==> inputs of indigo <==
==> flow/design.v <==
`default_nettype none
module cordic
( input  var [15:0] i_qph  
, output var [15:0] o_sin  
);
logic [15:0] i_x;
logic [15:0] i_y;
always_comb i_x = i_qph[15] ? 16'h0000 : 16'hDBD9;
always_comb i_y = i_qph[15] ? 16'hDBD9 : 16'h0000;
logic [22:0] cordic_angle [0:18];
always_comb cordic_angle[ 0] = 23'h25C80A;  
always_comb cordic_angle[ 1] = 23'h13F670;  
always_comb cordic_angle[ 2] = 23'h0A2223;  
always_comb cordic_angle[ 3] = 23'h05161A;  
always_comb cordic_angle[ 4] = 23'h028BAF;  
always_comb cordic_angle[ 5] = 23'h0145EC;  
always_comb cordic_angle[ 6] = 23'h00A2F8;  
always_comb cordic_angle[ 7] = 23'h00517C;  
always_comb cordic_angle[ 8] = 23'h0028BE;  
always_comb cordic_angle[ 9] = 23'h00145F;  
always_comb cordic_angle[10] = 23'h000A2F;  
always_comb cordic_angle[11] = 23'h000517;  
always_comb cordic_angle[12] = 23'h00028B;  
always_comb cordic_angle[13] = 23'h000145;  
always_comb cordic_angle[14] = 23'h0000A2;  
always_comb cordic_angle[15] = 23'h000051;  
always_comb cordic_angle[16] = 23'h000028;  
always_comb cordic_angle[17] = 23'h000014;  
always_comb cordic_angle[18] = 23'h00000A;  
/*verilator lint_off UNOPTFLAT*/
logic [18:0] x [0:19];
logic [18:0] y [0:19];
logic [22:0] p [0:19];
/*verilator lint_on UNOPTFLAT*/
always_comb x[0] = {1'b0, i_x, {2{1'b0}}};
always_comb y[0] = {1'b0, i_y, {2{1'b0}}};
always_comb p[0] = {i_qph, {7{1'b0}}};
/*verilator lint_off ALWCOMBORDER*/
for (genvar i = 0; i < 19; i = i + 1) begin: l_cordic_steps
  always_comb
    if (p[i][22]) begin
      x[i+1] = x[i] + (y[i] >>> (i+1));
      y[i+1] = y[i] - (x[i] >>> (i+1));
      p[i+1] = p[i] + cordic_angle[i];
    end else begin
      x[i+1] = x[i] - (y[i] >>> (i+1));
      y[i+1] = y[i] + (x[i] >>> (i+1));
      p[i+1] = p[i] - cordic_angle[i];
    end
end
/*verilator lint_on ALWCOMBORDER*/
always_comb
  if (i_qph > 16'd65508)   o_sin = 16'hFFFE;
  else if (i_qph < 16'd32) o_sin = i_qph + (i_qph >> 1);
  else                     o_sin = y[19][17:2];
endmodule
`default_nettype none
module saw2sin
( input  var        i_clk
, input  var [15:0] i_saw
, output var [15:0] o_sin
);
logic invert;
always_comb invert = i_saw[15];
logic reverse;
always_comb reverse = i_saw[14];
logic [15:0] qsaw;
always_comb qsaw = reverse
  ? {~i_saw[13:0], 2'b11}  
  : {i_saw[13:0], 2'b01};  
logic [15:0] qsin;
cordic cordic
( .i_qph (qsaw)
, .o_sin (qsin)
);
logic [16:0] sin;
always_ff @(posedge i_clk) sin <= reverse
  ? (invert ? ~{1'b1, qsin[15:0]}           
            : {1'b1, qsin[15:0]} + 17'd1)   
  : (invert ? ~{1'b1, qsin[15:0]} + 17'd2   
            : {1'b1, qsin[15:0]} + 17'd0);  
always_comb o_sin = sin[16:1];
endmodule
==> flow/run.sh <==
#!/bin/bash
# the make line also repeats each setting of config.mk as NAME=value (left out here)
make -C /OpenROAD-flow-scripts/flow DESIGN_CONFIG=/design/flow/config.mk WORK_HOME=/design/flow/orfs CLKGATE_MAP_FILE= finish
==> flow/config.mk <==
export PLATFORM = sky130hd
export DESIGN_NAME = saw2sin
export DESIGN_NICKNAME = saw2sin
export VERILOG_FILES = /design/flow/design.v
export SDC_FILE = /design/flow/constraint.sdc
export NUM_CORES = 4
export LEC_CHECK = 0
export CAP_MARGIN = 20
export CORE_ASPECT_RATIO = 1.68
export CORE_MARGIN = 7
export CORE_UTILIZATION = 72
export CTS_CLUSTER_DIAMETER = 330
export CTS_CLUSTER_SIZE = 95
export PLACE_DENSITY = 0.35
export SLEW_MARGIN = 20
export TNS_END_PERCENT = 5
==> flow/constraint.sdc <==
create_clock -name core_clock -period 70.0 [get_ports {i_clk}]
set_input_delay 14.0000 -clock core_clock [delete_from_list [all_inputs] [get_ports {i_clk}]]
set_output_delay 14.0000 -clock core_clock [all_outputs]
set_load 0.01 [all_outputs]
==> delta: changes against indigo <==
==> flow/config.mk (replaced) <==
export PLATFORM = sky130hd
export DESIGN_NAME = saw2sin
export DESIGN_NICKNAME = saw2sin
export VERILOG_FILES = /design/flow/design.v
export SDC_FILE = /design/flow/constraint.sdc
export NUM_CORES = 4
export LEC_CHECK = 0
export CAP_MARGIN = 20
export CORE_MARGIN = 2
export CORE_UTILIZATION = 57
export SLEW_MARGIN = 20
==> flow/constraint.sdc (replaced) <==
create_clock -name core_clock -period 58.1 [get_ports {i_clk}]
set_input_delay 11.6200 -clock core_clock [delete_from_list [all_inputs] [get_ports {i_clk}]]
set_output_delay 11.6200 -clock core_clock [all_outputs]
set_load 0.01 [all_outputs]
==> notes <==
In delta the die area is larger than in indigo, by 16%. Synthesized cell count is the same in indigo and delta. Synthesized area is the same in delta and indigo. indigo finished clean. delta stopped in 5_1_grt, error GRT-0232.
==> figures <==
|  | indigo | delta |
|---|---|---|
| Run status | timing/DRC/antenna clean | aborted with a tool error |
| Stage where the flow stopped | - | 5_1_grt |
| Die Span Y | 335 um | 282 um |
| Die X | 205 um | 282 um |
| Die area | 68700 sq um | 79700 sq um |
| Hold buffers post-CTS | 0 | 0 |
| Total placed cells including tap cells | 6883 | 9377 |
| Total setup buffers inserted after CTS | 15 | 334 |
| Dpl hpwl | 108000 um | 129000 um |
| Total clock buffers created by CTS | 3 | 3 |
| Gpl congestion | 1.07 | 0.998 |
| Bufs on Longest Clock Path | 2 | 2 |
| FP Util | 0.728 | 0.573 |
| Adder-cell share of the synthesized area | 0.282 | 0.282 |
| Row cnt | 117 | 102 |
| Count of library flops with an enable pin | 0 | 0 |
| CTS resizes | 72 | 421 |
| Placed instance area | 45900 sq um | 64100 sq um |
| XOR-XNOR Cells, Area Fraction | 0.192 | 0.192 |
| Worst setup slack after placement | -3440 ps | -5070 ps |
| Placeable core region | 60600 sq um | 77100 sq um |
